==> flow/design.v <==
module regfile #(
    parameter width = 16, 
    parameter num_regs = 16, 
    parameter num_inputs = 4,
    parameter total_inputs = num_inputs + num_inputs)(
    input wire clk,
    input wire reset,
    input wire ren,
    output reg [(total_inputs+1)*width-1:0] r_data,
    output reg r_data_vld,
    input wire wen1,
    input wire [num_inputs*width-1:0] w_data1,
    output reg wr_ack1,
    input wire wen2,
    input wire [num_inputs*width-1:0] w_data2,
    output reg wr_ack2,
    input wire wen3,
    input wire [width-1:0] w_data3,
    output reg wr_ack3
);
    reg [width-1:0] registers [0:num_regs-1];
    always @(*) begin
        if (ren) begin
            for (int i = 0; i <= total_inputs; i += 1 ) begin
                r_data[i*width +: width] = registers[i];  
            end
            r_data_vld = 1'b1;
        end else begin
            for (int i = 0; i <= total_inputs; i += 1) begin
                r_data[i*width +: width] = {width{1'b0}};  
            end
            r_data_vld = 1'b0;
        end
    end
    always @(posedge clk) begin
        wr_ack1 <= 1'b0;
        wr_ack2 <= 1'b0;
        wr_ack3 <= 1'b0;
        if (reset) begin
            for (int i = 0; i < num_regs; i = i + 1) begin
                registers[i] <= {width{1'b0}};
            end
        end else if (!ren) begin
            if (wen1) begin
                for (int i = 0; i < num_inputs; i += 1) begin
                    registers[i] <= w_data1[i*width +: width]; 
                end
                wr_ack1 <= 1'b1;
            end
            if (wen2) begin
                for (int i = 0; i < num_inputs; i += 1) begin
                    registers[i + num_inputs] <= w_data2[i*width +: width]; 
                end
                wr_ack2 <= 1'b1;
            end
            if (wen3) begin
                registers[total_inputs] <= w_data3;
                wr_ack3 <= 1'b1;
            end
        end
    end
endmodule
`timescale 1ns/1ps
module mem #(
    parameter width = 16,
    parameter num_regs = 16,
    parameter num_inputs = 4,
    parameter total_inputs = num_inputs + num_inputs
) (
    input wire clk,
    input wire reset,
    input wire on_off,  
    input wire write_en1,  
    output reg write_rdy1,
    input wire [num_inputs*width-1:0] w_data_in1,
    output wire write_ack1,
    input wire write_en2,  
    output reg write_rdy2,
    input wire [num_inputs*width-1:0] w_data_in2,
    output wire write_ack2,
    input wire write_en3,  
    output reg write_rdy3,
    input wire [width-1:0] w_data_in3,
    output wire write_ack3,
    output wire [width-1:0] config_in,
    output wire [total_inputs*width-1:0] adder_inputs,
    output wire on_off_vector_fu,  
    output wire r_data_vld
);
    reg write_reg_en1, write_reg_en2, write_reg_en3;
    wire [(total_inputs+1)*width-1:0] r_data_out;
    wire read_reg_en, writing;
    wire write_ack_wire1, write_ack_wire2, write_ack_wire3;
    always @(posedge clk) begin
        if (reset) begin
            write_reg_en1 <= 0;
            write_reg_en2 <= 0;
            write_reg_en3 <= 0;
            write_rdy1 <= 1'b1;
            write_rdy2 <= 1'b1;
            write_rdy3 <= 1'b1;
        end else begin
            write_reg_en1 <= 0;
            write_reg_en2 <= 0;
            write_reg_en3 <= 0;
            if (!on_off) begin
                write_rdy1 <= (!write_en1) ? 1'b1 : 1'b0;
                write_rdy2 <= (!write_en2) ? 1'b1 : 1'b0;
                write_rdy3 <= (!write_en3) ? 1'b1 : 1'b0;
                if (write_en1 && !write_ack1) 
                    write_reg_en1 <= 1;
                if (write_en2 && !write_ack2) 
                    write_reg_en2 <= 1;
                if (write_en3 && !write_ack3) 
                    write_reg_en3 <= 1;
            end else begin
                write_rdy1 <= 1'b0;
                write_rdy2 <= 1'b0;
                write_rdy3 <= 1'b0;
            end
        end
    end
    assign writing = (write_en1 || write_en2 || write_en3);
    assign write_ack1 = write_ack_wire1;
    assign write_ack2 = write_ack_wire2;
    assign write_ack3 = write_ack_wire3;
    assign on_off_vector_fu = on_off && !writing;
    assign read_reg_en = on_off_vector_fu;
    assign config_in = r_data_out[total_inputs*width +: width];
    genvar i;
    generate
        for (i = 0; i < total_inputs; i = i + 1) begin
            assign adder_inputs[i*width +: width] = r_data_out[i*width +: width];
        end
    endgenerate
    regfile #(
        .width(width),
        .num_regs(num_regs),
        .num_inputs(num_inputs)
    ) regfile1 (
        .clk(clk),
        .reset(reset),
        .ren(read_reg_en),
        .r_data(r_data_out),
        .r_data_vld(r_data_vld),
        .wen1(write_reg_en1),
        .w_data1(w_data_in1),
        .wr_ack1(write_ack_wire1),
        .wen2(write_reg_en2),
        .w_data2(w_data_in2),
        .wr_ack2(write_ack_wire2),
        .wen3(write_reg_en3),
        .w_data3(w_data_in3),
        .wr_ack3(write_ack_wire3)
    );
endmodule
module half_adder #(parameter width = 16) (
    input wire clk,
    input wire reset,
    input wire [width-1:0] a,
    input wire [width-1:0] b,
    output reg [width-1:0] c,
    output reg carry_out,
    output reg ack,
    input wire on_off
);
    always @(posedge clk) begin
        if (reset || !on_off) begin
            c <= {width{1'b0}};
            carry_out <= 1'b0;
            ack <= 1'b0;
        end else begin
            {carry_out, c} = a + b;
            ack <= 1'b1;
        end
    end
endmodule
module full_adder #(parameter width = 16) (
    input wire clk,
    input wire reset,
    input wire [width-1:0] a,
    input wire [width-1:0] b,
    input wire carry_in,
    output reg [width-1:0] c,
    output reg carry_out,
    output reg ack,
    input wire carry_listen,
    input wire on_off
);
    always @(posedge clk) begin
        if (reset || !on_off) begin
            c <= {width{1'b0}};
            carry_out <= 1'b0;
            ack <= 1'b0;
        end else begin
            if (carry_listen) begin
                {carry_out, c} = a + b + carry_in;
                ack <= 1'b1;
            end else begin
                {carry_out, c} = a + b;
                ack <= 1'b1;
            end
        end
    end
endmodule
`timescale 1ns/1ps
module adder_fu #(
    parameter width = 16,
    parameter num_inputs = 4,
    parameter total_inputs = num_inputs + num_inputs
) (
    input wire clk,
    input wire reset,
    input wire [total_inputs*width-1:0] inputs,
    input wire on_off,
    input wire [15:0] config_in,
    output wire [num_inputs*width-1:0] outputs,
    output wire [3:0] dest_info,
    output wire ack
);
    wire carry1, carry2, carry3, carry4;
    wire ack1, ack2, ack3, ack4;
    reg a1_on_off, a2_on_off, a3_on_off, a4_on_off;
    wire [1:0] adder_config;
    assign adder_config = config_in[1:0];
    assign dest_info = config_in[5:2];
    always @(posedge clk) begin
        if (reset) begin
            a1_on_off <= 1'b0;
            a2_on_off <= 1'b0;
            a3_on_off <= 1'b0;
            a4_on_off <= 1'b0;
        end else if (on_off) begin
            case (adder_config)
                2'd0: begin  
                    a1_on_off <= 1'b1;
                    a2_on_off <= 1'b1;
                    a3_on_off <= 1'b1;
                    a4_on_off <= 1'b1;
                end
                2'd1: begin  
                    a1_on_off <= 1'b1;
                    a2_on_off <= a1_on_off;
                    a3_on_off <= 1'b1;
                    a4_on_off <= a3_on_off;
                end
                2'd3: begin  
                    a1_on_off <= 1'b1;
                    a2_on_off <= a1_on_off;
                    a3_on_off <= a2_on_off;
                    a4_on_off <= a3_on_off;
                end
                default: begin
                    a1_on_off <= 1'b0;
                    a2_on_off <= 1'b0;
                    a3_on_off <= 1'b0;
                    a4_on_off <= 1'b0;
                end
            endcase
        end else begin
                a1_on_off <= 1'b0;
                a2_on_off <= 1'b0;
                a3_on_off <= 1'b0;
                a4_on_off <= 1'b0;
        end
    end
    assign ack = ack4;
    half_adder #( .width(width) ) adder1 (
        .clk(clk),
        .reset(reset),
        .a(inputs[0*width +: width]),
        .b(inputs[4*width +: width]),
        .c(outputs[0*width +: width]),
        .carry_out(carry1),
        .ack(ack1),
        .on_off(a1_on_off)
    );
    full_adder #( .width(width) ) adder2 (
        .clk(clk),
        .reset(reset),
        .a(inputs[1*width +: width]),
        .b(inputs[5*width +: width]),
        .c(outputs[1*width +: width]),
        .carry_in(carry1),
        .carry_out(carry2),
        .carry_listen(config_in[0]),
        .on_off(a2_on_off),
        .ack(ack2)
    );
    full_adder #( .width(width) ) adder3 (
        .clk(clk),    
        .reset(reset),
        .a(inputs[2*width +: width]),
        .b(inputs[6*width +: width]),
        .c(outputs[2*width +: width]),
        .carry_in(carry2),
        .carry_out(carry3),
        .carry_listen(config_in[1]),
        .on_off(a3_on_off),
        .ack(ack3)
    );
    full_adder #( .width(width) ) adder4 (
        .clk(clk),
        .reset(reset),
        .a(inputs[3*width +: width]),
        .b(inputs[7*width +: width]),
        .c(outputs[3*width +: width]),
        .carry_in(carry3),
        .carry_out(carry4),
        .carry_listen(config_in[0]),
        .on_off(a4_on_off),
        .ack(ack4)
    );
endmodule
`timescale 1ns/1ps
module v_tile #(
    parameter width = 16,  
    parameter num_inputs = 4,  
    parameter num_regs = 16,  
    parameter total_inputs = num_inputs + num_inputs  
) (
    input wire clk,
    input wire reset,
    input wire on_off,  
    input wire write_en1,  
    output wire write_rdy1,
    input wire [num_inputs*width-1:0] w_data_in1,  
    output wire write_ack1,
    input wire write_en2,  
    output wire write_rdy2,
    input wire [num_inputs*width-1:0] w_data_in2,  
    output wire write_ack2,
    input wire write_en3,  
    output wire write_rdy3,
    input wire [width-1:0] w_data_in3,
    output wire write_ack3,
    output wire [num_inputs*width-1:0] adder_outputs,  
    output wire [3:0] dest_info,
    output wire adder_ack
);
    wire [total_inputs*width-1:0] adder_inputs;
    wire on_off_vector_fu;
    wire [15:0] config_in;
    mem #(
        .width(width),
        .num_regs(num_regs),
        .num_inputs(num_inputs)
    ) mem_inst (
        .clk(clk),
        .reset(reset),
        .on_off(on_off),
        .write_en1(write_en1),
        .write_rdy1(write_rdy1),
        .w_data_in1(w_data_in1),
        .write_ack1(write_ack1),
        .write_en2(write_en2),
        .write_rdy2(write_rdy2),
        .w_data_in2(w_data_in2),
        .write_ack2(write_ack2),
        .write_en3(write_en3),
        .write_rdy3(write_rdy3),
        .w_data_in3(w_data_in3),
        .write_ack3(write_ack3),
        .config_in(config_in),
        .adder_inputs(adder_inputs),
        .on_off_vector_fu(on_off_vector_fu)
    );
    adder_fu #(
        .width(width),
        .num_inputs(num_inputs)
    ) adder_fu_inst (
        .clk(clk),
        .reset(reset),
        .inputs(adder_inputs),  
        .on_off(on_off_vector_fu),  
        .config_in(config_in),
        .outputs(adder_outputs),
        .dest_info(dest_info),
        .ack(adder_ack)
    );
endmodule
==> flow/run.sh <==
#!/bin/bash
# the make line also repeats each setting of config.mk as NAME=value (left out here)
make -C /OpenROAD-flow-scripts/flow DESIGN_CONFIG=/design/flow/config.mk WORK_HOME=/design/flow/orfs CLKGATE_MAP_FILE= finish
==> flow/config.mk <==
export PLATFORM = sky130hd
export DESIGN_NAME = v_tile
export DESIGN_NICKNAME = v_tile
export VERILOG_FILES = /design/flow/design.v
export SDC_FILE = /design/flow/constraint.sdc
export NUM_CORES = 4
export LEC_CHECK = 0
export CAP_MARGIN = 20
export CELL_PAD_IN_SITES_GLOBAL_PLACEMENT = 1
export CORE_ASPECT_RATIO = 0.75
export CORE_MARGIN = 2
export CORE_UTILIZATION = 30
export CTS_CLUSTER_SIZE = 94
export MIN_ROUTING_LAYER = met2
export PLACE_DENSITY = 0.46
export SETUP_SLACK_MARGIN = 1.13
export SLEW_MARGIN = 20
export TNS_END_PERCENT = 35
==> flow/constraint.sdc <==
create_clock -name core_clock -period 4.5 [get_ports {clk}]
set_input_delay 0.9000 -clock core_clock [delete_from_list [all_inputs] [get_ports {clk}]]
set_output_delay 0.9000 -clock core_clock [all_outputs]
set_load 0.01 [all_outputs]
==> ci_impl_report.md, run 1 <==
### Flow metrics

| Metric | Value |
|---|---|
| I/O Buffers | `214` |
| Final global-route overflow total | `0` |
| GP Congestion | `0.8767` |
| I/O Pins | `225` |
| Per-cell routed wire length | `16.83 µm` |
| Final worst-path cycle share | `87.30%` |
| Crit-path max cell delay | `0.41 ns` |
| Yosys cell types | `75` |
| Synth Net Count | `1706` |
| Dominant comb cell | `simple AND/OR/NAND/NOR gates` |
| Clock buffer depth | `3` |
| Critical Path Stages | `18` |
| Pwr Total | `4.559 mW` |
| Cell total in the yosys stat output | `1483` |
| Hold WC Path Type | `reg -> reg` |
| Critical path type | `in -> reg` |
| Vias in the first global route | `17460` |
| Post-synth top area share | `36.98%` |
| Crit path max-delay cell type | `o41ai_2` |
| Post-Synth Adder-Cell Area | `8.105%` |
| Die area | `40410 µm²` |
| Clock latency on the worst-skew pair | `0.56 ns` |
| MUX share of area | `0.1935%` |
| Worst hold start | `mem_inst.regfile1.wr_ack3` |
| SO Faults | `DRC` |
| Xor+xnor area frac | `4.740%` |
| Clk_skew | `0.009927 ns` |
| Critical Path, Cell by Cell | `buf_6, nor4b_4, buf_4, buf_6, buf_12, buf_12, and2_1, ha_2, fa_2, a211oi_4, o211ai_1, a31oi_1, o21ai_2, buf_6, xnor2_4, nand2b_1, o41ai_2, o41ai_2` |
| CTS Root Cell | `clkbuf_16` |
| Largest net degree at the start of global routing | `68` |
| Fp util | `30.44%` |
| Yosys stat chip area | `11640 µm²` |
| Clock sink total | `215` |
| Avg Synthesized Cell Area | `7.849 µm²` |
| Die Y-Extent | `174.6 µm` |
| Number of DRC markers in iteration 0 | `1171` |
| Top FF cell, synth | `dfxtp_1` |
| Most frequent cell on the critical path | `buf_6` |
| Vias per cell | `6.646` |
| Ys async rst share | `0%` |
| Clock network power share | `49.4%` |
| Simple Share, Synth | `28.39%` |
| Hpwl dp | `28500 µm` |
| Iteration tally of the first detailed-router pass | `50` |
| R2R Path Start | `mem_inst.regfile1.registers[2][0]` |
| Top delay family on crit path | `AND-OR/OR-AND gates` |
| End of the critical path | `adder_fu_inst.adder4.c[15]` |
| Cells after Synth | `1483` |
| Final WL | `39990 µm` |
| Core Area | `38240 µm²` |
| DR DRC count | `4` |
| Worst R2R Setup Slack | `1.17 ns` |
| Hold Vio Cnt, Final | `0` |
| Number of synthesized flops with an enable pin | `0` |
| First-pass GRT wire length | `61350 µm` |
| AO/OA Area Share | `18.42%` |
| WHS Path Cells | `1` |
| Critical-path maximum fanout | `10` |
| Synth area leaders | `dfxtp_1, nand2_1, a21oi_1, and2_1, ha_1` |
| Seq share, synth | `36.98%` |
| Sw power | `1.097 mW` |
| Worst R2R End | `adder_fu_inst.adder3.carry_out` |
| Reg2Reg Depth | `13` |
| Area grow syn2layout | `49.99%` |
| Outcome | `complete, but fails checks` |
| Yosys warning total | `6` |
| Row count | `62` |
| Seq power | `1.97 mW` |
| Post-Syn Area | `11640 µm²` |
| CTS tree | `yes` |
| CP required | `4.93 ns` |
| Peak Freq | `254.6 MHz` |
| CP startpoint | `on_off` |
| Flop pwr share | `43.2%` |
| Worst path bufs/invs | `6` |
| Worst endpoint data arrival time | `4.36 ns` |
| Via count | `15790` |
| Post-DRT Antenna Nets | `0` |
| Setup violators final | `0` |
| CP Capture Type | `flop` |
| Combinational Power Share | `7.4%` |
| Final non-filler cell total | `2376` |
| Largest area contributor in the netlist | `dfxtp_1` |
| OpenROAD warnings | `41` |
| Clk slew on worst S/H paths | `0.06 ns` |
| All-layer global routing usage | `29.05%` |
| Combinational logic power | `336 µW` |
| Synth top cell by count | `nand2_1` |
| Worst-Margin Slew | `0.9312 ns` |
| Lkg Pwr | `6.905 nW` |
| Max power group | `the clock network` |
| CTS buffer count | `26` |
| Relative slew slack | `37.92%` |
| Initial antenna violation count | `0` |
| Sw Share | `24.06%` |
| Max VDD drop | `0.2573 mV` |
| P_clk | `2.25 mW` |
| Slew Viols, Final | `0` |
| Unrepaired setup endpoints after global routing | `yes` |
| H-tree levels | `1` |
| Die width | `231.5 µm` |
| Int Power | `3.462 mW` |
| Pwr dens | `261.1 nW/µm²` |
| Startpoint types | `input port` |
| Placed Cells | `2288` |
| #FFs+latches synth | `215` |
| Max-cap viol count | `0` |
| Worst Hold End | `mem_inst.write_reg_en3` |
| Minimum clock period | `3.928 ns` |
| NumNets Final | `2064` |
| Post-synth top cells | `nand2_1, dfxtp_1, a21oi_1` |
==> routing by layer <==
metal / routed length, µm / global-route usage [%] / vias to the layer above
met2: 20210 / 30.86 / 4083
met4: 1376 / 3.602 / 8
li1: - / - / 5764
met5: 150 / 3.005 / -
met3: 18260 / 45.66 / 152
met1: 0 / - / 5785
==> through the flow <==
step / setup WS, ns / utilization, % / hold WS (ns) / instance area, µm² / setup TNS [ns]
5_1_grt: 0.4816 / 45.63 / 0.4671 / 17450 / 0
3_3_place_gp: -0.1683 / 40.49 / 0.4215 / 15480 / -1.627
4_1_cts: 0.6677 / 44.42 / 0.4329 / 16990 / 0
3_5_place_dp: -0.2816 / 40.49 / 0.4373 / 15480 / -2.573
2_1_floorplan: 0.4767 / - / 0.4317 / 11800 / 0
6_report: 0.5717 / 45.65 / 0.4454 / 17460 / 0
==> final cells by class <==
cell class / instances / area [µm²]
Antenna cell: 3 / 7.507
Tap cell: 512 / 640.6
Multi-Input combinational cell: 1171 / 7751
Timing Repair Buffer: 404 / 3761
Inverter: 23 / 86.33
Fill cell: 3890 / 20780
Sequential cell: 215 / 4304
Clock buffer: 37 / 793.3
Clock inverter: 11 / 115.1
==> repair_timing <==
| item | CTS | global route |
|---|---|---|
| resized | 99 | 64 |
| hold buffers | 0 | 0 |
| gates cloned | 2 | 1 |
| endpoints found under the setup margin | 50 | 48 |
| pin swaps | 53 | 39 |
| buffers inserted | 22 | 12 |
==> run 2: changes to the inputs <==
- CELL_PAD_IN_SITES_GLOBAL_PLACEMENT: 1 -> not set
- CORE_ASPECT_RATIO: 0.75 -> not set
- CORE_UTILIZATION: 30 -> 58
- CTS_CLUSTER_SIZE: 94 -> not set
- HOLD_SLACK_MARGIN: not set -> -0.08
- MIN_ROUTING_LAYER: met2 -> not set
- PLACE_DENSITY: 0.46 -> not set
- SETUP_SLACK_MARGIN: 1.13 -> -0.22
- TNS_END_PERCENT: 35 -> 5
- clock period: 4.5 -> 2.97 ns (I/O delays scaled with it)
==> run 2 against run 1 <==
Fails layout checks on setup timing. Total power grew 38%. Core utilization is 43 points higher. Via count is 18% lower. Sequential share of layout area is 0.090 points higher. Non-clock buffer count is 70 higher. Worst hold slack got worse by 0.072 ns. Worst setup slack lost 1.3 ns. Critical path type unchanged. Largest power group is now registers.
==> ci_impl_report.md, run 2 <==
### Flow metrics

| Metric | Value |
|---|---|
| Placed Cells | `2118 (was 2288)` |
| Post-DRT Antenna Nets | `0 (unchanged)` |
| Max-cap viol count | `0 (unchanged)` |
| Avg Synthesized Cell Area | `7.849 µm² (unchanged)` |
| Top delay family on crit path | `AND-OR/OR-AND gates (unchanged)` |
| Seq power | `2.99 mW (was 1.97 mW)` |
| Comb area | `7651 µm² (was 7751 µm²)` |
| Fillcell total | `954 (was 3890)` |
| Critical-path maximum fanout | `11 (was 10)` |
| Hold WC Path Type | `in -> reg (was reg -> reg)` |
| Hold Vio Cnt, Final | `0 (unchanged)` |
| Post-synth top cells | `nand2_1, dfxtp_1, a21oi_1 (unchanged)` |
| Flop pwr share | `47.5% (was 43.2%)` |
| Worst path bufs/invs | `5 (was 6)` |
| Crit-path max cell delay | `0.44 ns (was 0.41 ns)` |
| Largest net degree at the start of global routing | `64 (was 68)` |
| Post-Syn Area | `11640 µm² (unchanged)` |
| Final non-filler cell total | `2192 (was 2376)` |
| Setup violators final | `38 (was 0)` |
| Combinational logic power | `510 µW (was 336 µW)` |
| WHS Path Cells | `3 (was 1)` |
| Worst endpoint data arrival time | `4.12 ns (was 4.36 ns)` |
| First-pass GRT wire length | `58790 µm (was 61350 µm)` |
| Pwr Total | `6.287 mW (was 4.559 mW)` |
| Vias per cell | `5.912 (was 6.646)` |
| Clock buffer depth | `3 (unchanged)` |
| Seq share, synth | `36.98% (unchanged)` |
| Ys async rst share | `0% (unchanged)` |
| Per-cell routed wire length | `19.26 µm (was 16.83 µm)` |
| Hold_buf cts | `0 (unchanged)` |
| Unrepaired setup endpoints after global routing | `yes (unchanged)` |
| Placed cell area | `15720 µm² (was 15480 µm²)` |
| Cells after Synth | `1483 (unchanged)` |
| Setup ws final | `-0.7651 ns (was 0.5717 ns)` |
| Critical path type | `in -> reg (unchanged)` |
| Pwr dens | `361.4 nW/µm² (was 261.1 nW/µm²)` |
| Synth top cell by count | `nand2_1 (unchanged)` |
| CTS Root Cell | `clkbuf_16 (unchanged)` |
| Row count | `51 (was 62)` |
| CTS tree | `yes (unchanged)` |
| Final global-route overflow total | `0 (unchanged)` |
| P_clk | `2.79 mW (was 2.25 mW)` |
| Final WL | `42230 µm (was 39990 µm)` |
| Combinational Power Share | `8.1% (was 7.4%)` |
| Worst-Margin Slew | `0.6918 ns (was 0.9312 ns)` |
| CTS buffer count | `23 (was 26)` |
| Yosys warning total | `6 (unchanged)` |
| Startpoint types | `input port (unchanged)` |
| OpenROAD warnings | `41 (unchanged)` |
| Max power group | `registers (was the clock network)` |
| CP Capture Type | `flop (unchanged)` |
| Clock sink total | `215 (unchanged)` |
| Dominant comb cell | `simple AND/OR/NAND/NOR gates (unchanged)` |
| DR DRC count | `0 (was 4)` |
| Cell total in the yosys stat output | `1483 (unchanged)` |
| Yosys stat chip area | `11640 µm² (unchanged)` |
| Sw Share | `23.29% (was 24.06%)` |
| Die area | `21220 µm² (was 40410 µm²)` |
| Number of DRC markers in iteration 0 | `904 (was 1171)` |
| AO/OA Area Share | `18.42% (unchanged)` |
| Simple Share, Synth | `28.39% (unchanged)` |
| Largest area contributor in the netlist | `dfxtp_1 (unchanged)` |
| Max VDD drop | `0.4322 mV (was 0.2573 mV)` |
| I/O Pins | `225 (unchanged)` |
| Vias in the first global route | `12180 (was 17460)` |
| SO Faults | `setup timing (was DRC)` |
| Sw power | `1.464 mW (was 1.097 mW)` |
| R2R Path Start | `mem_inst.regfile1.registers[3][1] (was mem_inst.regfile1.registers[2][0])` |
| H-tree levels | `1 (unchanged)` |
| Clock network power share | `44.4% (was 49.4%)` |
| NumNets Final | `2131 (was 2064)` |
| Via count | `12960 (was 15790)` |
| Final core utilization | `88.80% (was 45.65%)` |
| Xor+xnor area frac | `4.740% (unchanged)` |
| Fp util | `59.42% (was 30.44%)` |
| Crit path max-delay cell type | `a2111oi_4 (was o41ai_2)` |
| Relative slew slack | `53.88% (was 37.92%)` |
| Top FF cell, synth | `dfxtp_1 (unchanged)` |
| Synth Net Count | `1706 (unchanged)` |
| Area grow syn2layout | `49.45% (was 49.99%)` |
| Worst hold start | `write_en2 (was mem_inst.regfile1.wr_ack3)` |
| Lkg Pwr | `7.145 nW (was 6.905 nW)` |
| CP startpoint | `on_off (unchanged)` |
| Storage cell area | `4304 µm² (unchanged)` |
| Synth area leaders | `dfxtp_1, nand2_1, a21oi_1, and2_1, ha_1 (unchanged)` |
| Post-synth top area share | `36.98% (unchanged)` |
| End of the critical path | `adder_fu_inst.adder4.c[15] (unchanged)` |
| Final worst-path cycle share | `125.8% (was 87.30%)` |
| Minimum clock period | `3.735 ns` |
| Clock latency on the worst-skew pair | `0.52 ns (was 0.56 ns)` |
| Worst R2R End | `adder_fu_inst.adder4.c[15] (was adder_fu_inst.adder3.carry_out)` |
| Hold Slack | `0.3729 ns (was 0.4454 ns)` |
| GP Congestion | `0.9330 (was 0.8767)` |
| Critical Path, Cell by Cell | `buf_6, nor4b_4, buf_6, buf_8, buf_12, and2_4, ha_4, fa_2, a211oi_2, o211ai_1, a31oi_2, o21ai_2, a2111oi_4, a311oi_2, buf_4, o41ai_4, o41ai_2 (was buf_6, nor4b_4, buf_4, buf_6, buf_12, buf_12, and2_1, ha_2, fa_2, a211oi_4, o211ai_1, a31oi_1, o21ai_2, buf_6, xnor2_4, nand2b_1, o41ai_2, o41ai_2)` |
| Clk_skew | `0.01032 ns (was 0.009927 ns)` |
| Die width | `145.7 µm (was 231.5 µm)` |
| Number of synthesized flops with an enable pin | `0 (unchanged)` |
| Final instance area | `17400 µm² (was 17460 µm²)` |
| Clk slew on worst S/H paths | `0.06 ns (about the same)` |
| Iteration tally of the first detailed-router pass | `5 (was 50)` |
| Initial antenna violation count | `6 (was 0)` |
| Int Power | `4.823 mW (was 3.462 mW)` |
| Worst Hold End | `mem_inst.write_rdy2 (was mem_inst.write_reg_en3)` |
| Outcome | `complete, but fails checks (unchanged)` |
| Core Area | `19590 µm² (was 38240 µm²)` |
| Peak Freq | `267.7 MHz` |
| All-layer global routing usage | `33.25% (was 29.05%)` |
| Yosys cell types | `75 (unchanged)` |
| Most frequent cell on the critical path | `buf_6 (unchanged)` |
| Hpwl dp | `26020 µm (was 28500 µm)` |
| CP required | `3.36 ns (was 4.93 ns)` |
| Post-Synth Adder-Cell Area | `8.105% (unchanged)` |
| Critical Path Stages | `17 (was 18)` |
| MUX share of area | `0.1935% (unchanged)` |
| I/O Buffers | `214 (unchanged)` |
| #FFs+latches synth | `215 (unchanged)` |
| Die Y-Extent | `145.7 µm (was 174.6 µm)` |
| Worst R2R Setup Slack | `-0.39 ns (was 1.17 ns)` |
| Reg2Reg Depth | `12 (was 13)` |
| Slew Viols, Final | `0 (unchanged)` |
run 2: layer usage:
layer	track usage (%)	part of all wire, %	vias up
li1	-	-	5939
met1	38.86	36	6071
met2	59.36	50	729
met3	5.831	7.9	218
met4	15.10	6.2	2
met5	0	0.031	-
run 2: area by class of cell:
| class | count | share of cell area, % |
|---|---|---|
| multi-input cells | 1171 | 43.98 |
| clock buffers | 35 | 3.970 |
| repair buffers | 474 | 24.66 |
| diodes | 5 | 0.07193 |
| clock inverters | 4 | 0.1726 |
| flip-flops and latches | 215 | 24.74 |
| well taps | 265 | 1.906 |
| inverters | 23 | 0.4963 |
run 2: metrics by stage:
stage / TNS, ns / setup WS, ns
3_3_place_gp: -56.83 / -1.378
6_report: -11.04 / -0.7651
5_1_grt: -16.04 / -0.9082
4_1_cts: -16.60 / -0.6341
2_1_floorplan: -18.35 / -0.8174
3_5_place_dp: -62.16 / -1.502
run 2: timing repair:
action                                  CTS  global route
gates resized                            30           128
gates cloned                              0             3
pin swaps                                24            57
endpoints found under the setup margin   49            45
buffers inserted                          8            19
==> run 3: changes to the inputs <==
- ABC_AREA: not set -> 1
- CORE_MARGIN: 2 -> 5
- CORE_UTILIZATION: 58 -> 40
- CTS_CLUSTER_DIAMETER: not set -> 103
- GPL_ROUTABILITY_DRIVEN: not set -> 0
- HOLD_SLACK_MARGIN: -0.08 -> not set
- MAX_ROUTING_LAYER: not set -> met4
- MIN_ROUTING_LAYER: not set -> met2
- SETUP_SLACK_MARGIN: -0.22 -> not set
- TNS_END_PERCENT: 5 -> 45
- clock period: 2.97 -> 4.5 ns (I/O delays scaled with it)
==> run 3 against run 2 <==
Now clean on timing, DRC and antenna. First-iteration DRC count grew to 2.5 times the previous value. Largest power group unchanged. Flip-flop count is the same. Synthesized area is 3.3% higher. Clock skew rose by 0.0084 ns. Final area down 12%.
==> ci_impl_report.md, run 3 <==
### Flow metrics

| Metric | Value |
|---|---|
| Outcome | `no timing/DRC/antenna violations (was complete, but fails checks)` |
| Fillcell total | `2999 (was 954)` |
| Fp util | `40.57% (was 59.42%)` |
| Hold_buf cts | `0 (unchanged)` |
| Slew Viols, Final | `0 (unchanged)` |
| Yosys warning total | `6 (unchanged)` |
| R2R Path Start | `mem_inst.regfile1.registers[1][0] (was mem_inst.regfile1.registers[3][1])` |
| Worst R2R Setup Slack | `1.60 ns (was -0.39 ns)` |
| Worst-Margin Slew | `0.5943 ns (was 0.6918 ns)` |
| Worst Hold End | `mem_inst.write_reg_en3 (was mem_inst.write_rdy2)` |
| End of the critical path | `adder_fu_inst.adder2.carry_out (was adder_fu_inst.adder4.c[15])` |
| P_clk | `1.92 mW (was 2.79 mW)` |
| I/O Buffers | `214 (unchanged)` |
| Post-synth top area share | `35.80% (was 36.98%)` |
| Lkg Pwr | `6.423 nW (was 7.145 nW)` |
| Vias in the first global route | `16930 (was 12180)` |
| I/O Pins | `225 (unchanged)` |
| AO/OA Area Share | `18.28% (was 18.42%)` |
| Hpwl dp | `26000 µm (was 26020 µm)` |
| Placed cell area | `14630 µm² (was 15720 µm²)` |
| Comb area | `6414 µm² (was 7651 µm²)` |
| Synth Net Count | `2054 (was 1706)` |
| Crit path max-delay cell type | `clkdlybuf4s50_1 (was a2111oi_4)` |
| Xor+xnor area frac | `0.2185% (was 4.740%)` |
| Per-cell routed wire length | `14.18 µm (was 19.26 µm)` |
| Setup violators final | `0 (was 38)` |
| Hold WC Path Type | `reg -> reg (was in -> reg)` |
| Final global-route overflow total | `0 (unchanged)` |
| Critical-path maximum fanout | `17 (was 11)` |
| Post-Syn Area | `12020 µm² (was 11640 µm²)` |
| Sw Share | `23.20% (was 23.29%)` |
| Pwr dens | `276.9 nW/µm² (was 361.4 nW/µm²)` |
| Combinational Power Share | `8.2% (was 8.1%)` |
| Avg Synthesized Cell Area | `6.567 µm² (was 7.849 µm²)` |
| Max power group | `registers (unchanged)` |
| Row count | `63 (was 51)` |
| First-pass GRT wire length | `54510 µm (was 58790 µm)` |
| CP Capture Type | `flop (unchanged)` |
| Post-CTS Setup Bufs | `0 (was 8)` |
| Hold Slack | `0.4259 ns (was 0.3729 ns)` |
| Worst R2R End | `adder_fu_inst.adder2.carry_out (was adder_fu_inst.adder4.c[15])` |
| Post-synth top cells | `nand2_1, inv_1, a21oi_1 (was nand2_1, dfxtp_1, a21oi_1)` |
| Worst endpoint data arrival time | `4.25 ns (was 4.12 ns)` |
| Int Power | `3.274 mW (was 4.823 mW)` |
| CP required | `4.90 ns (was 3.36 ns)` |
| Critical Path Stages | `18 (was 17)` |
| Area grow syn2layout | `28.02% (was 49.45%)` |
| Minimum clock period | `3.849 ns` |
| Worst path bufs/invs | `2 (was 5)` |
| Max VDD drop | `0.3775 mV (was 0.4322 mV)` |
| Vias per cell | `6.863 (was 5.912)` |
| Number of DRC markers in iteration 0 | `2289 (was 904)` |
| Yosys stat chip area | `12020 µm² (was 11640 µm²)` |
| Synth area leaders | `dfxtp_1, nand2_1, a21oi_1, inv_1, nor2_1 (was dfxtp_1, nand2_1, a21oi_1, and2_1, ha_1)` |
| DR DRC count | `0 (unchanged)` |
| Final core utilization | `51.94% (was 88.80%)` |
| Hold Vio Cnt, Final | `0 (unchanged)` |
| Yosys cell types | `40 (was 75)` |
| OpenROAD warnings | `36 (was 41)` |
| CTS tree | `yes (unchanged)` |
| Critical Path, Cell by Cell | `clkdlybuf4s50_1, nor2_2, nand2_4, nor2_1, ha_1, fa_1, nand3_1, nand2_1, nand2_1, nand2_1, nand2_1, nand2_2, inv_1, nor2_1, nand2_2, nor2_4, a21oi_1, nor2_1 (was buf_6, nor4b_4, buf_6, buf_8, buf_12, and2_4, ha_4, fa_2, a211oi_2, o211ai_1, a31oi_2, o21ai_2, a2111oi_4, a311oi_2, buf_4, o41ai_4, o41ai_2)` |
| Cells after Synth | `1831 (was 1483)` |
| Final WL | `34560 µm (was 42230 µm)` |
| Fin Setup TNS | `0 ns (was -11.04 ns)` |
| Clock buffer depth | `3 (unchanged)` |
| Final non-filler cell total | `2438 (was 2192)` |
| Core Area | `29640 µm² (was 19590 µm²)` |
| Dominant comb cell | `simple AND/OR/NAND/NOR gates (unchanged)` |
| Clock sink total | `215 (unchanged)` |
| Ys async rst share | `0% (unchanged)` |
| Clock network power share | `45.1% (was 44.4%)` |
| Seq share, synth | `35.80% (was 36.98%)` |
| Cell total in the yosys stat output | `1831 (was 1483)` |
| Post-DRT Antenna Nets | `0 (unchanged)` |
| Largest area contributor in the netlist | `dfxtp_1 (unchanged)` |
| Storage cell area | `4304 µm² (unchanged)` |
| CTS resizes | `0 (was 30)` |
| #FFs+latches synth | `215 (unchanged)` |
| Placed Cells | `2394 (was 2118)` |
| CP startpoint | `write_en2 (was on_off)` |
| Largest net degree at the start of global routing | `68 (was 64)` |
| WHS Path Cells | `1 (was 3)` |
| Worst hold start | `mem_inst.regfile1.wr_ack3 (was write_en2)` |
| Number of synthesized flops with an enable pin | `0 (unchanged)` |
| Seq power | `1.99 mW (was 2.99 mW)` |
| Initial antenna violation count | `0 (was 6)` |
| NumNets Final | `2254 (was 2131)` |
| Flop pwr share | `46.6% (was 47.5%)` |
| Synth top cell by count | `nand2_1 (unchanged)` |
| Setup ws final | `0.6512 ns (was -0.7651 ns)` |
| Clk_skew | `0.01872 ns (was 0.01032 ns)` |
| Critical path type | `in -> reg (unchanged)` |
| H-tree levels | `1 (unchanged)` |
| Combinational logic power | `351 µW (was 510 µW)` |
| Pwr Total | `4.263 mW (was 6.287 mW)` |
| Top delay family on crit path | `simple AND/OR/NAND/NOR gates (was AND-OR/OR-AND gates)` |
| Reg2Reg Depth | `15 (was 12)` |
| DP Worst Slack | `0.2810 ns (was -1.502 ns)` |
| Die Y-Extent | `183.4 µm (was 145.7 µm)` |
| Max-cap viol count | `0 (unchanged)` |
| Die width | `183.4 µm (was 145.7 µm)` |
| Iteration tally of the first detailed-router pass | `10 (was 5)` |
| All-layer global routing usage | `30.53% (was 33.25%)` |
| Simple Share, Synth | `26.81% (was 28.39%)` |
| Sw power | `988.9 µW (was 1.464 mW)` |
| CTS Root Cell | `clkbuf_16 (unchanged)` |
| Final worst-path cycle share | `85.53% (was 125.8%)` |
| Clock latency on the worst-skew pair | `0.55 ns (was 0.52 ns)` |
| Top FF cell, synth | `dfxtp_1 (unchanged)` |
| Relative slew slack | `60.38% (was 53.88%)` |
| Crit-path max cell delay | `0.46 ns (was 0.44 ns)` |
| Final instance area | `15390 µm² (was 17400 µm²)` |
| MUX share of area | `0% (was 0.1935%)` |
| Most frequent cell on the critical path | `nand2_1 (was buf_6)` |
| Post-Synth Adder-Cell Area | `7.846% (was 8.105%)` |
| Via count | `16730 (was 12960)` |
| Startpoint types | `input port (unchanged)` |
| CTS buffer count | `25 (was 23)` |
| Die area | `33630 µm² (was 21220 µm²)` |
| Peak Freq | `259.8 MHz` |
| Clk slew on worst S/H paths | `0.06 ns (about the same)` |
| Unrepaired setup endpoints after global routing | `no (was yes)` |
-- run 3: final cells by class --
type | instances | area share, %
sequential | 215 | 27.96
timing repair buffer | 232 | 15.04
clock inverter | 5 | 0.3495
inverter | 294 | 7.185
multi-input combinational | 1263 | 41.66
clock buffer | 35 | 4.568
tap | 390 | 3.170
antenna | 4 | 0.06502
-- run 3: layer usage --
layer | wire (µm) | global-route usage [%] | share of wire, %
met3 | 14450 | 43.36 | 42
met5 | 0 | - | 0
met4 | 1831 | 3.486 | 5.3
met2 | 18280 | 34.37 | 53
met1 | 0 | - | 0
==> run 4: changes to the inputs <==
- ABC_AREA: 1 -> not set
- CELL_PAD_IN_SITES_DETAIL_PLACEMENT: not set -> 0
- CORE_MARGIN: 5 -> 2
- CORE_UTILIZATION: 40 -> 57
- CTS_CLUSTER_DIAMETER: 103 -> not set
- CTS_CLUSTER_SIZE: not set -> 90
- GPL_ROUTABILITY_DRIVEN: 0 -> not set
- MAX_ROUTING_LAYER: met4 -> met5
- MIN_ROUTING_LAYER: met2 -> not set
- PLACE_DENSITY_LB_ADDON: not set -> 0.25
- SLEW_MARGIN: 20 -> 40
- clock period: 4.5 -> 2.42 ns (I/O delays scaled with it)
==> run 4 against run 3 <==
Synthesized cell count decreased by 19%. Die area decreased by 36%. The run now fails in 5_1_grt. Synthesized area decreased by 3.2%.
==> ci_impl_report.md, run 4 <==
## Implementation flow summary

| Metric | Value |
|---|---|
| Yosys stat chip area | `11640 µm² (was 12020 µm²)` |
| Hold_buf cts | `0 (unchanged)` |
| First error | `[ERROR GRT-0232] Routing congestion too high. Check the congestion heatmap in the GUI.` |
| Die width | `146.9 µm (was 183.4 µm)` |
| Number of synthesized flops with an enable pin | `0 (unchanged)` |
| Post-Synth Adder-Cell Area | `8.105% (was 7.846%)` |
| CTS buffer count | `24 (was 25)` |
| Dominant comb cell | `simple AND/OR/NAND/NOR gates (unchanged)` |
| Synth area leaders | `dfxtp_1, nand2_1, a21oi_1, and2_1, ha_1 (was dfxtp_1, nand2_1, a21oi_1, inv_1, nor2_1)` |
| Yosys cell types | `75 (was 40)` |
| MUX share of area | `0.1935% (was 0%)` |
| Ys async rst share | `0% (unchanged)` |
| Die Y-Extent | `146.9 µm (was 183.4 µm)` |
| All-layer global routing usage | `71.46%` |
| Outcome | `did not finish (was no timing/DRC/antenna violations)` |
| Die area | `21580 µm² (was 33630 µm²)` |
| Xor+xnor area frac | `4.740% (was 0.2185%)` |
| Largest area contributor in the netlist | `dfxtp_1 (unchanged)` |
| Hpwl dp | `25840 µm (was 26000 µm)` |
| Seq share, synth | `36.98% (was 35.80%)` |
| Placed Cells | `2135 (was 2394)` |
| Yosys warning total | `6 (unchanged)` |
| Clock sink total | `215 (unchanged)` |
| Synth Net Count | `1706 (was 2054)` |
| Clock buffer depth | `3 (unchanged)` |
| Cells after Synth | `1483 (was 1831)` |
| CTS Root Cell | `clkbuf_16 (unchanged)` |
| Exit stage | `5_1_grt` |
| Post-synth top cells | `nand2_1, dfxtp_1, a21oi_1 (was nand2_1, inv_1, a21oi_1)` |
| Row count | `52 (was 63)` |
| H-tree levels | `1 (unchanged)` |
| Simple Share, Synth | `28.39% (was 26.81%)` |
| Cell total in the yosys stat output | `1483 (was 1831)` |
| GP Congestion | `0.9244` |
| Post-synth top area share | `36.98% (was 35.80%)` |
| I/O Pins | `225 (unchanged)` |
| I/O Buffers | `214 (unchanged)` |
| Core Area | `20170 µm² (was 29640 µm²)` |
| Post-Syn Area | `11640 µm² (was 12020 µm²)` |
| AO/OA Area Share | `18.42% (was 18.28%)` |
| Synth top cell by count | `nand2_1 (unchanged)` |
| Final global-route overflow total | `25` |
| Fp util | `57.71% (was 40.57%)` |
| Avg Synthesized Cell Area | `7.849 µm² (was 6.567 µm²)` |
| #FFs+latches synth | `215 (unchanged)` |
| Top FF cell, synth | `dfxtp_1 (unchanged)` |
## run 4: what timing repair did
action | 4_1_cts
endpoints found under the hold margin | 0
resized | 259
setup buffers | 65
endpoints found under the setup margin | 66
gates cloned | 3
pin swaps | 130
## run 4: routing by layer
metal	GRT usage [%]	GRT overflow
met1	68.55	0
met4	75.87	17
met2	92.23	5
met5	24.77	0
met3	52.11	3
## run 4: per-stage QoR
stage | utilization, % | setup slack, ns | area [µm²] | setup TNS (ns) | total power [mW]
after CTS | 91.21 | -0.8447 | 18400 | -24.13 | 7.970
after detailed placement | 79.04 | -1.792 | 15940 | -113.21 | 4.326
after global placement | 79.04 | -1.675 | 15940 | -103.13 | 4.310
after floorplan | - | -1.187 | 11830 | -37.58 | 3.950
==> run 5: changes to the inputs <==
- CORE_UTILIZATION: 57 -> 65
- CTS_CLUSTER_DIAMETER: not set -> 135
- clock period: 2.42 -> 3.78 ns (I/O delays scaled with it)
==> run 5 against run 4 <==
The run again fails in 5_1_grt. Die area down 12%. Synthesized cell count unchanged. Synthesized area unchanged.
==> ci_impl_report.md, run 5 <==
## Implementation flow summary

| Metric | Value |
|---|---|
| #FFs+latches synth | `215 (unchanged)` |
| Number of synthesized flops with an enable pin | `0 (unchanged)` |
| Simple Share, Synth | `28.39% (unchanged)` |
| First error | `[ERROR GRT-0232] Routing congestion too high. Check the congestion heatmap in the GUI. (unchanged)` |
| Post-Synth Adder-Cell Area | `8.105% (unchanged)` |
| Hold_buf cts | `0 (unchanged)` |
| Synth area leaders | `dfxtp_1, nand2_1, a21oi_1, and2_1, ha_1 (unchanged)` |
| Yosys warning total | `6 (unchanged)` |
| Clock sink total | `215 (unchanged)` |
| Outcome | `did not finish (unchanged)` |
| CTS Root Cell | `clkbuf_16 (unchanged)` |
| Avg Synthesized Cell Area | `7.849 µm² (unchanged)` |
| Final global-route overflow total | `3` |
| GP Congestion | `0.9529 (was 0.9244)` |
| Synth Net Count | `1706 (unchanged)` |
| Hpwl dp | `27460 µm (was 25840 µm)` |
| Die Y-Extent | `137.8 µm (was 146.9 µm)` |
| Seq share, synth | `36.98% (unchanged)` |
| Fp util | `66.83% (was 57.71%)` |
| H-tree levels | `1 (unchanged)` |
| Post-synth top area share | `36.98% (unchanged)` |
| Clock buffer depth | `3 (unchanged)` |
| I/O Pins | `225 (unchanged)` |
| I/O Buffers | `214 (unchanged)` |
| Yosys stat chip area | `11640 µm² (unchanged)` |
| Cell total in the yosys stat output | `1483 (unchanged)` |
| Xor+xnor area frac | `4.740% (unchanged)` |
| AO/OA Area Share | `18.42% (unchanged)` |
| All-layer global routing usage | `69.03%` |
| Top FF cell, synth | `dfxtp_1 (unchanged)` |
| Post-Syn Area | `11640 µm² (unchanged)` |
| Cells after Synth | `1483 (unchanged)` |
| CTS buffer count | `7 (was 24)` |
| Die width | `137.8 µm (was 146.9 µm)` |
| Ys async rst share | `0% (unchanged)` |
| Row count | `48 (was 52)` |
| MUX share of area | `0.1935% (unchanged)` |
| Dominant comb cell | `simple AND/OR/NAND/NOR gates (unchanged)` |
| Synth top cell by count | `nand2_1 (unchanged)` |
| Yosys cell types | `75 (unchanged)` |
| Die area | `18990 µm² (was 21580 µm²)` |
| Post-synth top cells | `nand2_1, dfxtp_1, a21oi_1 (unchanged)` |
| Largest area contributor in the netlist | `dfxtp_1 (unchanged)` |
| Exit stage | `5_1_grt (unchanged)` |
| Core Area | `17420 µm² (was 20170 µm²)` |
[run 5: per-stage QoR]
stage | worst slack (ns) | cell area, µm² | TNS (ns) | instances
2_1_floorplan | -0.1149 | 11790 | -0.4450 | 1483
3_3_place_gp | -0.5742 | 15500 | -15.09 | 2056
3_5_place_dp | -0.9723 | 15500 | -21.57 | 2056
4_1_cts | 0.006545 | 15960 | 0 | 2077
[run 5: per-layer routing]
| layer | overflow | track usage, % |
|---|---|---|
| met3 | 1 | 56.44 |
| met1 | 0 | 66.90 |
| met5 | 1 | 35.83 |
| met4 | 1 | 63.55 |
| met2 | 0 | 87.04 |
[run 5: timing repair]
item | in CTS
resized | 38
setup endpoints to repair | 19
pin swaps | 22
setup buffers | 11
cloned | 1
==> run 6: changes to the inputs <==
- CTS_CLUSTER_DIAMETER: 135 -> not set
- MAX_ROUTING_LAYER: met5 -> met4
- SETUP_SLACK_MARGIN: not set -> -0.33
- TNS_END_PERCENT: 45 -> 5
- clock period: 3.78 -> 3.6 ns (I/O delays scaled with it)
==> run 6 against run 5 <==
The flow again stops in 5_1_grt. Die area is the same. Synthesized cell count unchanged. Synthesized area is the same.
==> ci_impl_report.md, run 6 <==
## Implementation flow summary

| Metric | Value |
|---|---|
| Outcome | `did not finish (unchanged)` |
| Exit stage | `5_1_grt (unchanged)` |
| First error | `[ERROR GRT-0232] Routing congestion too high. Check the congestion heatmap in the GUI. (unchanged)` |
| All-layer global routing usage | `75.72%` |
| Post-Synth Adder-Cell Area | `8.105% (unchanged)` |
| Ys async rst share | `0% (unchanged)` |
| CTS Root Cell | `clkbuf_16 (unchanged)` |
| Synth area leaders | `dfxtp_1, nand2_1, a21oi_1, and2_1, ha_1 (unchanged)` |
| Die area | `18990 µm² (unchanged)` |
| H-tree levels | `1 (unchanged)` |
| Clock buffer depth | `3 (unchanged)` |
| Row count | `48 (unchanged)` |
| Yosys warning total | `6 (unchanged)` |
| Largest area contributor in the netlist | `dfxtp_1 (unchanged)` |
| I/O Pins | `225 (unchanged)` |
| Top FF cell, synth | `dfxtp_1 (unchanged)` |
| Fp util | `66.83% (unchanged)` |
| Post-synth top cells | `nand2_1, dfxtp_1, a21oi_1 (unchanged)` |
| Xor+xnor area frac | `4.740% (unchanged)` |
| Avg Synthesized Cell Area | `7.849 µm² (unchanged)` |
| I/O Buffers | `214 (unchanged)` |
| Post-CTS Setup Bufs | `0 (was 11)` |
| Seq share, synth | `36.98% (unchanged)` |
| Placed Cells | `2069 (was 2056)` |
| #FFs+latches synth | `215 (unchanged)` |
| Cells after Synth | `1483 (unchanged)` |
| GP Congestion | `1.009 (was 0.9529)` |
| Final global-route overflow total | `114` |
| MUX share of area | `0.1935% (unchanged)` |
| Core Area | `17420 µm² (unchanged)` |
| Dominant comb cell | `simple AND/OR/NAND/NOR gates (unchanged)` |
| Post-synth top area share | `36.98% (unchanged)` |
| Clock sink total | `215 (unchanged)` |
| Yosys cell types | `75 (unchanged)` |
| Die Y-Extent | `137.8 µm (unchanged)` |
| AO/OA Area Share | `18.42% (unchanged)` |
| Post-Syn Area | `11640 µm² (unchanged)` |
| Simple Share, Synth | `28.39% (unchanged)` |
| Yosys stat chip area | `11640 µm² (unchanged)` |
| Hpwl dp | `28090 µm (was 27460 µm)` |
| Number of synthesized flops with an enable pin | `0 (unchanged)` |
| Die width | `137.8 µm (unchanged)` |
| CTS buffer count | `24 (was 7)` |
| Synth top cell by count | `nand2_1 (unchanged)` |
| Cell total in the yosys stat output | `1483 (unchanged)` |
| Synth Net Count | `1706 (unchanged)` |
-- run 6: metrics by stage --
step	setup TNS [ns]	utilization [%]	worst slack [ns]	instance area (µm²)	power, mW
2_1_floorplan	-3.940	-	-0.3588	11710	2.653
4_1_cts	-6.061	94.35	-0.3423	16430	5.250
3_3_place_gp	-24.07	89.19	-0.8446	15530	2.878
3_5_place_dp	-30.70	89.19	-1.154	15530	2.898
-- run 6: what timing repair did --
| item | in CTS |
|---|---|
| hold buffers | 0 |
| gates resized | 33 |
| endpoints found under the setup margin | 17 |
| pin swaps | 6 |
-- run 6: metal layers --
| metal | GRT usage (%) | overflow |
|---|---|---|
| met1 | 73.39 | 1 |
| met2 | 93.28 | 58 |
| met3 | 55.22 | 4 |
| met4 | 76.98 | 51 |
| met5 | - | - |
==> run 7: changes to the inputs <==
- ABC_AREA: not set -> 1
- CELL_PAD_IN_SITES_DETAIL_PLACEMENT: 0 -> not set
- CORE_ASPECT_RATIO: not set -> 0.88
- CORE_UTILIZATION: 65 -> 72
- CTS_CLUSTER_DIAMETER: not set -> 238
- CTS_CLUSTER_SIZE: 90 -> 32
- PLACE_DENSITY_LB_ADDON: 0.25 -> 0.06
- SETUP_SLACK_MARGIN: -0.33 -> -0.06
- SLEW_MARGIN: 40 -> 20
- TNS_END_PERCENT: 5 -> not set
- clock period: 3.6 -> 3.35 ns (I/O delays scaled with it)
==> run 7 against run 6 <==
The flow again stops in 5_1_grt. Synthesized cell count rose by 23%. Synthesized area up 3.3%. Die area is 6.5% lower.
==> ci_impl_report.md, run 7 <==
## Implementation flow summary

| Metric | Value |
|---|---|
| Cell total in the yosys stat output | `1831 (was 1483)` |
| Die area | `17750 µm² (was 18990 µm²)` |
| MUX share of area | `0% (was 0.1935%)` |
| #FFs+latches synth | `215 (unchanged)` |
| Clock buffer depth | `3 (unchanged)` |
| Outcome | `did not finish (unchanged)` |
| Exit stage | `5_1_grt (unchanged)` |
| Yosys stat chip area | `12020 µm² (was 11640 µm²)` |
| Die Y-Extent | `125.2 µm (was 137.8 µm)` |
| Ys async rst share | `0% (unchanged)` |
| Hold_buf cts | `0 (unchanged)` |
| I/O Buffers | `214 (unchanged)` |
| H-tree levels | `1 (unchanged)` |
| Yosys warning total | `6 (unchanged)` |
| Seq share, synth | `35.80% (was 36.98%)` |
| Fp util | `73.29% (was 66.83%)` |
| Row count | `44 (was 48)` |
| Synth Net Count | `2054 (was 1706)` |
| CTS buffer count | `10 (was 24)` |
| Hpwl dp | `33720 µm (was 28090 µm)` |
| DP Worst Slack | `-0.5983 ns (was -1.154 ns)` |
| Core Area | `16410 µm² (was 17420 µm²)` |
| Synth top cell by count | `nand2_1 (unchanged)` |
| Number of synthesized flops with an enable pin | `0 (unchanged)` |
| Top FF cell, synth | `dfxtp_1 (unchanged)` |
| AO/OA Area Share | `18.28% (was 18.42%)` |
| Clock sink total | `215 (unchanged)` |
| Synth area leaders | `dfxtp_1, nand2_1, a21oi_1, inv_1, nor2_1 (was dfxtp_1, nand2_1, a21oi_1, and2_1, ha_1)` |
| Post-synth top cells | `nand2_1, inv_1, a21oi_1 (was nand2_1, dfxtp_1, a21oi_1)` |
| All-layer global routing usage | `85.15%` |
| Post-Syn Area | `12020 µm² (was 11640 µm²)` |
| Post-synth top area share | `35.80% (was 36.98%)` |
| CTS Root Cell | `clkbuf_16 (unchanged)` |
| CTS resizes | `12 (was 33)` |
| Largest area contributor in the netlist | `dfxtp_1 (unchanged)` |
| First error | `[ERROR GRT-0116] Global routing finished with congestion. Check the congestion regions in the DRC Viewer. (was [ERROR GRT-0232] Routing congestion too high. Check the congestion heatmap in the GUI.)` |
| Die width | `141.8 µm (was 137.8 µm)` |
| Final global-route overflow total | `266` |
| Avg Synthesized Cell Area | `6.567 µm² (was 7.849 µm²)` |
| Post-CTS Setup Bufs | `0 (unchanged)` |
| Simple Share, Synth | `26.81% (was 28.39%)` |
| Placed Cells | `2348 (was 2069)` |
| Yosys cell types | `40 (was 75)` |
| Cells after Synth | `1831 (was 1483)` |
| Xor+xnor area frac | `0.2185% (was 4.740%)` |
| Post-Synth Adder-Cell Area | `7.846% (was 8.105%)` |
| Dominant comb cell | `simple AND/OR/NAND/NOR gates (unchanged)` |
| I/O Pins | `225 (unchanged)` |
| GP Congestion | `1.002 (was 1.009)` |
[run 7: through the flow]
| stage | TNS [ns] | cell area, µm² | hold slack (ns) | utilization (%) | total power [mW] |
|---|---|---|---|---|---|
| floorplan | -0.01503 | 12030 | 0.4280 | - | 2.941 |
| global placement | -7.912 | 15450 | 0.4119 | 94.18 | 3.188 |
| detailed placement | -18.54 | 15450 | 0.4464 | 94.18 | 3.238 |
| CTS | -0.06237 | 15780 | 0.4679 | 96.17 | 4.660 |
[run 7: routing by layer]
metal  overflow  GRT usage (%)
met5          -              -
met1          4          80.89
met4         81          87.82
met3          9          69.63
met2        172          100.4
==> run 8: changes to the inputs <==
- ABC_AREA: 1 -> not set
- CAP_MARGIN: 20 -> 0
- CELL_PAD_IN_SITES_GLOBAL_PLACEMENT: not set -> 0
- CORE_ASPECT_RATIO: 0.88 -> not set
- CORE_UTILIZATION: 72 -> 26
- CTS_CLUSTER_DIAMETER: 238 -> not set
- CTS_CLUSTER_SIZE: 32 -> 23
- MIN_ROUTING_LAYER: not set -> met1
- PLACE_DENSITY_LB_ADDON: 0.06 -> 0.21
- SETUP_SLACK_MARGIN: -0.06 -> -0.4
- clock period: 3.35 -> 6.64 ns (I/O delays scaled with it)
==> run 8 against run 7 <==
The run now finishes clean. Synthesized area fell by 3.2%. Die area rose to 2.6 times the previous value. Synthesized cell count decreased by 19%.
==> ci_impl_report.md, run 8 <==
### Flow metrics

| Metric | Value |
|---|---|
| Outcome | `no timing/DRC/antenna violations (was did not finish)` |
| First-pass GRT wire length | `55980 µm` |
| R2R Path Start | `mem_inst.regfile1.registers[1][0]` |
| Final core utilization | `34.33%` |
| Worst endpoint data arrival time | `5.88 ns` |
| Initial antenna violation count | `3` |
| Seq share, synth | `36.98% (was 35.80%)` |
| I/O Buffers | `214 (unchanged)` |
| Hold WC Path Type | `reg -> reg` |
| Clock buffer depth | `3 (unchanged)` |
| NumNets Final | `1888` |
| Post-Synth Adder-Cell Area | `8.105% (was 7.846%)` |
| Worst-Margin Slew | `1.058 ns` |
| Die width | `215.6 µm (was 141.8 µm)` |
| Comb area | `6983 µm²` |
| Yosys warning total | `6 (unchanged)` |
| Yosys cell types | `75 (was 40)` |
| Post-synth top cells | `nand2_1, dfxtp_1, a21oi_1 (was nand2_1, inv_1, a21oi_1)` |
| Peak Freq | `183.4 MHz` |
| Sw Share | `24.16%` |
| Xor+xnor area frac | `4.740% (was 0.2185%)` |
| Cells after Synth | `1483 (was 1831)` |
| Critical Path Stages | `13` |
| Max VDD drop | `0.1265 mV` |
| Largest area contributor in the netlist | `dfxtp_1 (unchanged)` |
| Final WL | `35410 µm` |
| WHS Path Cells | `1` |
| DR DRC count | `0` |
| Crit path max-delay cell type | `nor4b_4` |
| Synth Net Count | `1706 (was 2054)` |
| Slew Viols, Final | `0` |
| Final worst-path cycle share | `82.13%` |
| Worst Hold End | `mem_inst.write_reg_en3` |
| Combinational Power Share | `6.8%` |
| MUX share of area | `0.1935% (was 0%)` |
| Startpoint types | `input port` |
| CP required | `7.06 ns` |
| Hold_buf cts | `0 (unchanged)` |
| Sw power | `702.0 µW` |
| Via count | `10600` |
| Storage cell area | `4304 µm²` |
| CP Capture Type | `flop` |
| OpenROAD warnings | `36` |
| Final non-filler cell total | `2280` |
| Post-Syn Area | `11640 µm² (was 12020 µm²)` |
| Area grow syn2layout | `30.44%` |
| Simple Share, Synth | `28.39% (was 26.81%)` |
| Avg Synthesized Cell Area | `7.849 µm² (was 6.567 µm²)` |
| Fp util | `26.32% (was 73.29%)` |
| Pwr Total | `2.906 mW` |
| GP Congestion | `0.8416 (was 1.002)` |
| Per-cell routed wire length | `15.53 µm` |
| Lkg Pwr | `5.728 nW` |
| Clock sink total | `215 (unchanged)` |
| Flop pwr share | `45.9%` |
| Synth area leaders | `dfxtp_1, nand2_1, a21oi_1, and2_1, ha_1 (was dfxtp_1, nand2_1, a21oi_1, inv_1, nor2_1)` |
| Pwr dens | `191.4 nW/µm²` |
| Hold Vio Cnt, Final | `0` |
| Clock latency on the worst-skew pair | `0.56 ns` |
| Worst R2R End | `adder_fu_inst.adder2.carry_out` |
| Vias in the first global route | `10530` |
| Largest net degree at the start of global routing | `78` |
| Clk_skew | `0.01272 ns` |
| Clk slew on worst S/H paths | `0.06 ns` |
| Synth top cell by count | `nand2_1 (unchanged)` |
| P_clk | `1.37 mW` |
| Fin Setup TNS | `0 ns` |
| Iteration tally of the first detailed-router pass | `4` |
| #FFs+latches synth | `215 (unchanged)` |
| CTS Root Cell | `clkbuf_16 (unchanged)` |
| AO/OA Area Share | `18.42% (was 18.28%)` |
| Critical Path, Cell by Cell | `clkdlybuf4s50_1, nor4b_4, buf_12, and2_1, ha_1, a211oi_1, o21ai_1, a41o_1, a21o_1, nor4_1, nand4_2, nor4_1, nor3_1` |
| Fillcell total | `4664` |
| All-layer global routing usage | `15.32%` |
| Combinational logic power | `199 µW` |
| Cell total in the yosys stat output | `1483 (was 1831)` |
| End of the critical path | `adder_fu_inst.adder2.carry_out` |
| Top FF cell, synth | `dfxtp_1 (unchanged)` |
| Hpwl dp | `25930 µm (was 33720 µm)` |
| Max power group | `the clock network` |
| Number of DRC markers in iteration 0 | `404` |
| Int Power | `2.204 mW` |
| Worst hold start | `mem_inst.regfile1.wr_ack3` |
| Yosys stat chip area | `11640 µm² (was 12020 µm²)` |
| Number of synthesized flops with an enable pin | `0 (unchanged)` |
| Critical-path maximum fanout | `48` |
| Post-synth top area share | `36.98% (was 35.80%)` |
| Clock network power share | `47.2%` |
| Die area | `46480 µm² (was 17750 µm²)` |
| Crit-path max cell delay | `0.75 ns` |
| Core Area | `44220 µm² (was 16410 µm²)` |
| Setup violators final | `0` |
| Post-DRT Antenna Nets | `0` |
| Ys async rst share | `0% (unchanged)` |
| Dominant comb cell | `simple AND/OR/NAND/NOR gates (unchanged)` |
| Placed Cells | `2228 (was 2348)` |
| CTS buffer count | `27 (was 10)` |
| Seq power | `1.33 mW` |
| Minimum clock period | `5.453 ns` |
| Critical path type | `in -> reg` |
| CTS tree | `yes` |
| I/O Pins | `225 (unchanged)` |
| Die Y-Extent | `215.6 µm (was 125.2 µm)` |
| Vias per cell | `4.650` |
| CTS resizes | `0 (was 12)` |
| Row count | `77 (was 44)` |
| Top delay family on crit path | `simple AND/OR/NAND/NOR gates` |
| Worst path bufs/invs | `2` |
| CP startpoint | `on_off` |
| Final global-route overflow total | `0` |
| Relative slew slack | `29.19%` |
| Reg2Reg Depth | `11` |
| Unrepaired setup endpoints after global routing | `no` |
| H-tree levels | `1 (unchanged)` |
| Max-cap viol count | `0` |
| Worst R2R Setup Slack | `3.17 ns` |
| Post-CTS Setup Bufs | `0 (unchanged)` |
| Most frequent cell on the critical path | `nor4_1` |
[run 8: cell type report]
class | instances | area share, %
Sequential cell | 215 | 28.35
Clock buffer | 37 | 4.895
Tap cell | 592 | 4.878
Antenna cell | 4 | 0.06593
Clock inverter | 11 | 0.4368
Multi-Input combinational cell | 1171 | 45.99
Inverter | 23 | 0.5686
Timing Repair Buffer | 227 | 14.82
[run 8: layer usage]
metal  GRT usage, %  vias up  part of all wire (%)
li1               -     5451                     -
met1          19.52     4900                    48
met2          25.27      211                    46
met3          2.720       41                   4.9
met4          3.379        0                   1.7
met5              -        -                     0
[run 8: per-stage QoR]
stage | instance area [µm²] | worst slack (ns) | hold slack (ns)
CTS | 15170 | 1.205 | 0.4337
global placement | 14360 | 0.7036 | 0.4093
finish | 15180 | 1.187 | 0.4273
floorplan | 11640 | 1.838 | 0.4317
global route | 15180 | 0.8012 | 0.4317
detailed placement | 14360 | 0.6134 | 0.4196
No activity file was given, so power comes from the tool's default toggle rates.
